run A:
==> flow/design.v (excerpt) <==
module reflex_core (
    input wire clk,                   
    input wire rst_n,                 
    input wire signed [15:0] z_pos,   
    input wire signed [15:0] z_vel,   
    input wire signed [15:0] kp_gain,
    input wire signed [15:0] kd_gain,
    input wire signed [15:0] vel_threshold,  
    output reg signed [15:0] u_out,   
    output reg guardian_active        
);
For scale: ~3600 cells after synthesis, about 27000 um2 of cells after synthesis.
==> flow/config.mk <==
export PLATFORM = sky130hd
export DESIGN_NAME = reflex_core
export DESIGN_NICKNAME = reflex_core
export VERILOG_FILES = /design/flow/design.v
export SDC_FILE = /design/flow/constraint.sdc
export NUM_CORES = 4
export LEC_CHECK = 0
export ABC_AREA = 1
export CAP_MARGIN = 20
export CELL_PAD_IN_SITES_DETAIL_PLACEMENT = 1
export CORE_ASPECT_RATIO = 1.05
export CORE_MARGIN = 3
export CORE_UTILIZATION = 40
export CTS_CLUSTER_SIZE = 25
export GPL_ROUTABILITY_DRIVEN = 0
export SLEW_MARGIN = 35
export TNS_END_PERCENT = 65
==> flow/constraint.sdc <==
create_clock -name core_clock -period 5.22 [get_ports {clk}]
set_input_delay 1.0440 -clock core_clock [delete_from_list [all_inputs] [get_ports {clk}]]
set_output_delay 1.0440 -clock core_clock [all_outputs]
set_load 0.01 [all_outputs]
run.sh (not shown) runs the stock make flow with config.mk's settings and CLKGATE_MAP_FILE=.
Run A did not run to completion, as it errored out during global routing (5_1_grt).
Setup changes, run A to run B
# run A
export LEC_CHECK = 0
export ABC_AREA = 1
export CAP_MARGIN = 20
export CELL_PAD_IN_SITES_DETAIL_PLACEMENT = 1
export CORE_ASPECT_RATIO = 1.05
export CORE_MARGIN = 3
export CORE_UTILIZATION = 40
export CTS_CLUSTER_SIZE = 25
export GPL_ROUTABILITY_DRIVEN = 0
export SLEW_MARGIN = 35
export TNS_END_PERCENT = 65
create_clock -name core_clock -period 5.22 [get_ports {clk}]
# run B
export LEC_CHECK = 0
export CAP_MARGIN = 20
export CORE_MARGIN = 2
export CORE_UTILIZATION = 72
export SETUP_SLACK_MARGIN = 1.85
export SLEW_MARGIN = 20
create_clock -name core_clock -period 6.32 [get_ports {clk}]
==> results <==
Not one of run B and run A finished clean. No final results exist for run B, since it was stopped by error GRT-0232 during global routing (5_1_grt). The log for run A ends in global routing (5_1_grt) with error GRT-0232, so the run never completed. Re area of the die: run B is 48% down on run A. Synthesized cell count in run B is 771 lower than in run A. Summary — number of setup buffers added after CTS, run B relative to run A: lower, by about 50%.
### run B -> run C
# run B
export LEC_CHECK = 0
export CAP_MARGIN = 20
export CORE_MARGIN = 2
export CORE_UTILIZATION = 72
export SETUP_SLACK_MARGIN = 1.85
export SLEW_MARGIN = 20
create_clock -name core_clock -period 6.32 [get_ports {clk}]
# run C
export LEC_CHECK = 0
export CAP_MARGIN = 20
export CORE_MARGIN = 2
export CORE_UTILIZATION = 65
export SETUP_SLACK_MARGIN = -0.38
export SLEW_MARGIN = 20
create_clock -name core_clock -period 3.72 [get_ports {clk}]
Notes after the runs:
The flow for run C finished, though final verification flagged setup timing.
Delta(post-placement cell count, run C - run B) > 0
Compare run C and run B | die area higher: run C
Vertical extent of the die came out higher on run C than on run B.
Area of the core: run C and run B compared, lower one is run B
Comparing run C against run B, there is no change at all in post-synthesis share of cell area spent on and-or and or-and gates.
Run C -> run B: average instance area after synthesis flat
Per the comparison of run C with run B, count of buffers added by post-CTS timing repair for setup decreased 54, number of instances resized during post-cts repair shows a reduction of about 11%, HPWL after detailed placement higher.
Routability-driven placement congestion ratio: run C vs run B down 0.055

========
Starting RTL as in the previous note.
Design reflex_core, start of the top module:
module reflex_core (
    input wire clk,                   
    input wire rst_n,                 
    input wire signed [15:0] z_pos,   
    input wire signed [15:0] z_vel,   
    input wire signed [15:0] kp_gain,
    input wire signed [15:0] kd_gain,
    input wire signed [15:0] vel_threshold,  
    output reg signed [15:0] u_out,   
    output reg guardian_active        
);
Settings: LEC_CHECK=0, CAP_MARGIN=20, CORE_ASPECT_RATIO=1.87, CORE_MARGIN=8, CORE_UTILIZATION=65, CTS_CLUSTER_DIAMETER=214, CTS_CLUSTER_SIZE=100, HOLD_SLACK_MARGIN=-0.08, PLACE_DENSITY_LB_ADDON=0.29, SETUP_SLACK_MARGIN=-0.78, SLEW_MARGIN=0, TNS_END_PERCENT=35; clock period 8.0 ns.
The first run completed, yet does not pass: negative setup slack.
Then changed:
- CORE_ASPECT_RATIO: 1.87 -> not set
- CORE_MARGIN: 8 -> 2
- CORE_UTILIZATION: 65 -> 37
- GPL_ROUTABILITY_DRIVEN: not set -> 0
- SETUP_SLACK_MARGIN: -0.78 -> not set
- SLEW_MARGIN: 0 -> 20
- TNS_END_PERCENT: 35 -> 10
Result: This time the run went through all stages and came out clean; via count decreases by 5.1%; setup slack gains 0.47 ns; cell count climbs by 12%.
Then changed:
- CORE_UTILIZATION: 37 -> 52
- CTS_CLUSTER_DIAMETER: 214 -> not set
- CTS_CLUSTER_SIZE: 100 -> not set
- GPL_ROUTABILITY_DRIVEN: 0 -> not set
- HOLD_SLACK_MARGIN: -0.08 -> not set
- PLACE_DENSITY_LB_ADDON: 0.29 -> not set
- TNS_END_PERCENT: 10 -> not set
- clock period: 8.0 -> 6.72 ns (I/O delays scaled with it)
Result:
- The changed run finished but fails on negative setup slack
- sequential share of layout area drops by 0.55 points
- flip-flop count stays the same
- routed wire length climbs by 14%
- cell area climbs by 8.9%
- utilization climbs by 23 points

========
Starting RTL as in the previous note.
Settings: LEC_CHECK=0, ABC_AREA=0, CAP_MARGIN=20, CORE_ASPECT_RATIO=0.92, CORE_MARGIN=2, CORE_UTILIZATION=72, CTS_CLUSTER_DIAMETER=233, CTS_CLUSTER_SIZE=51, HOLD_SLACK_MARGIN=0.15, MAX_ROUTING_LAYER=met4, MIN_ROUTING_LAYER=met1, PLACE_DENSITY=0.67, SETUP_SLACK_MARGIN=-0.39, SLEW_MARGIN=20; clock period 6.71 ns.
The baseline finished with negative setup slack left.
Change:
ABC_AREA = default   (was 0)
CORE_ASPECT_RATIO = default   (was 0.92)
CTS_CLUSTER_DIAMETER = default   (was 233)
CTS_CLUSTER_SIZE = default   (was 51)
HOLD_SLACK_MARGIN = default   (was 0.15)
MAX_ROUTING_LAYER = default   (was met4)
MIN_ROUTING_LAYER = default   (was met1)
PLACE_DENSITY = default   (was 0.67)
PLACE_DENSITY_LB_ADDON = 0.24   (was default)
clock period = 6.47 ns   (was 6.71 ns; I/O delays follow)
Result: The new run completed, yet does not pass: negative setup slack. Clock skew shrinks by 0.0050 ns. Critical path depth grows by 2. Global-route usage drops by 0.50 points. Utilization came out higher by 1.3 points.
Change:
CORE_UTILIZATION = 71   (was 72)
PLACE_DENSITY_LB_ADDON = default   (was 0.24)
SETUP_SLACK_MARGIN = 1.87   (was -0.39)
clock period = 6.32 ns   (was 6.47 ns; I/O delays follow)
Outcome: This time the run ended with an error in global routing with GRT-0232. Die size rises slightly. Synthesized cell count is unchanged. Area after synthesis stays the same.

========
run 1:
The RTL this note starts from:
==> flow/design.v <==
module reflex_core (
    input wire clk,                   
    input wire rst_n,                 
    input wire signed [15:0] z_pos,   
    input wire signed [15:0] z_vel,   
    input wire signed [15:0] kp_gain,
    input wire signed [15:0] kd_gain,
    input wire signed [15:0] vel_threshold,  
    output reg signed [15:0] u_out,   
    output reg guardian_active        
);
    reg signed [31:0] p_term;
    reg signed [31:0] d_term;
    reg signed [31:0] raw_sum;
    localparam signed [15:0] MAX_OUT = 16'd2000;   
    localparam signed [15:0] MIN_OUT = -16'd2000;  
    always @(posedge clk or negedge rst_n) begin
        if (!rst_n) begin
            u_out <= 16'd0;
            guardian_active <= 1'b0;
            p_term <= 32'd0;
            d_term <= 32'd0;
        end else begin
            if (($signed(z_vel) > $signed(vel_threshold)) || 
                ($signed(z_vel) < -$signed(vel_threshold))) begin
                guardian_active <= 1'b1;
                d_term <= z_vel * (kd_gain <<< 1); 
            end else begin
                guardian_active <= 1'b0;
                d_term <= z_vel * kd_gain;
            end
            p_term <= z_pos * kp_gain;  
            raw_sum = -(p_term + d_term); 
            if (raw_sum > MAX_OUT) 
                u_out <= MAX_OUT;
            else if (raw_sum < MIN_OUT) 
                u_out <= MIN_OUT;
            else
                u_out <= raw_sum[15:0];  
        end
    end
endmodule
Settings: LEC_CHECK=0, ABC_AREA=0, CAP_MARGIN=20, CORE_ASPECT_RATIO=0.92, CORE_MARGIN=2, CORE_UTILIZATION=72, CTS_CLUSTER_DIAMETER=361, CTS_CLUSTER_SIZE=51, HOLD_SLACK_MARGIN=-0.09, MAX_ROUTING_LAYER=met4, MIN_ROUTING_LAYER=met1, PLACE_DENSITY_LB_ADDON=0.02, SETUP_SLACK_MARGIN=-0.39, SLEW_MARGIN=20; clock period 5.96 ns.
Completing all stages was not enough for run 1: its layout failed the final checks because of negative setup slack.
Setup changes, run 1 to run 2
Settings: HOLD_SLACK_MARGIN removed (was -0.09); ABC_AREA removed (was 0); SETUP_SLACK_MARGIN removed (was -0.39); CTS_CLUSTER_DIAMETER removed (was 361); MIN_ROUTING_LAYER removed (was met1); CORE_UTILIZATION changed from 72 to 40; PLACE_DENSITY_LB_ADDON removed (was 0.02); CORE_ASPECT_RATIO removed (was 0.92); MAX_ROUTING_LAYER removed (was met4); CTS_CLUSTER_SIZE removed (was 51); the clock period (ns, I/O delays scaled along) changed from 5.96 to 10.3.
### Flow results
- Looking at the reports, run 2 completed the entire flow and the layout it produced met the timing, design-rule and antenna checks.
- Run 2: global-route usage is 22 points lower than what run 1 reported.
- Run 2 -> run 1: summed instance area of the synthesized netlist delta 0, exact match
Inputs modified between run 2 and run 3:
Settings: the clock period (ns, I/O delays scaled along) changed from 10.3 to 7.78.
Notes after the runs:
- Detail-routed via count per cell ended up 0.17 lower on run 3 than on run 2.
- Summary of run 3 over run 2: setup slack now smaller, logic area has increased.
- Sort run 2 and run 3 by wire length, ascending, and run 2 comes first.
- A source of the critical timing path of z_vel[1] is what run 2 shows, while kd_gain[14] belongs to run 3.
- Of run 2 and run 3, run 2 shows the higher critical path depth, with run 3 below it.
- Sort run 2 and run 3 by synthesis-to-finish area growth, descending, and run 3 comes first.
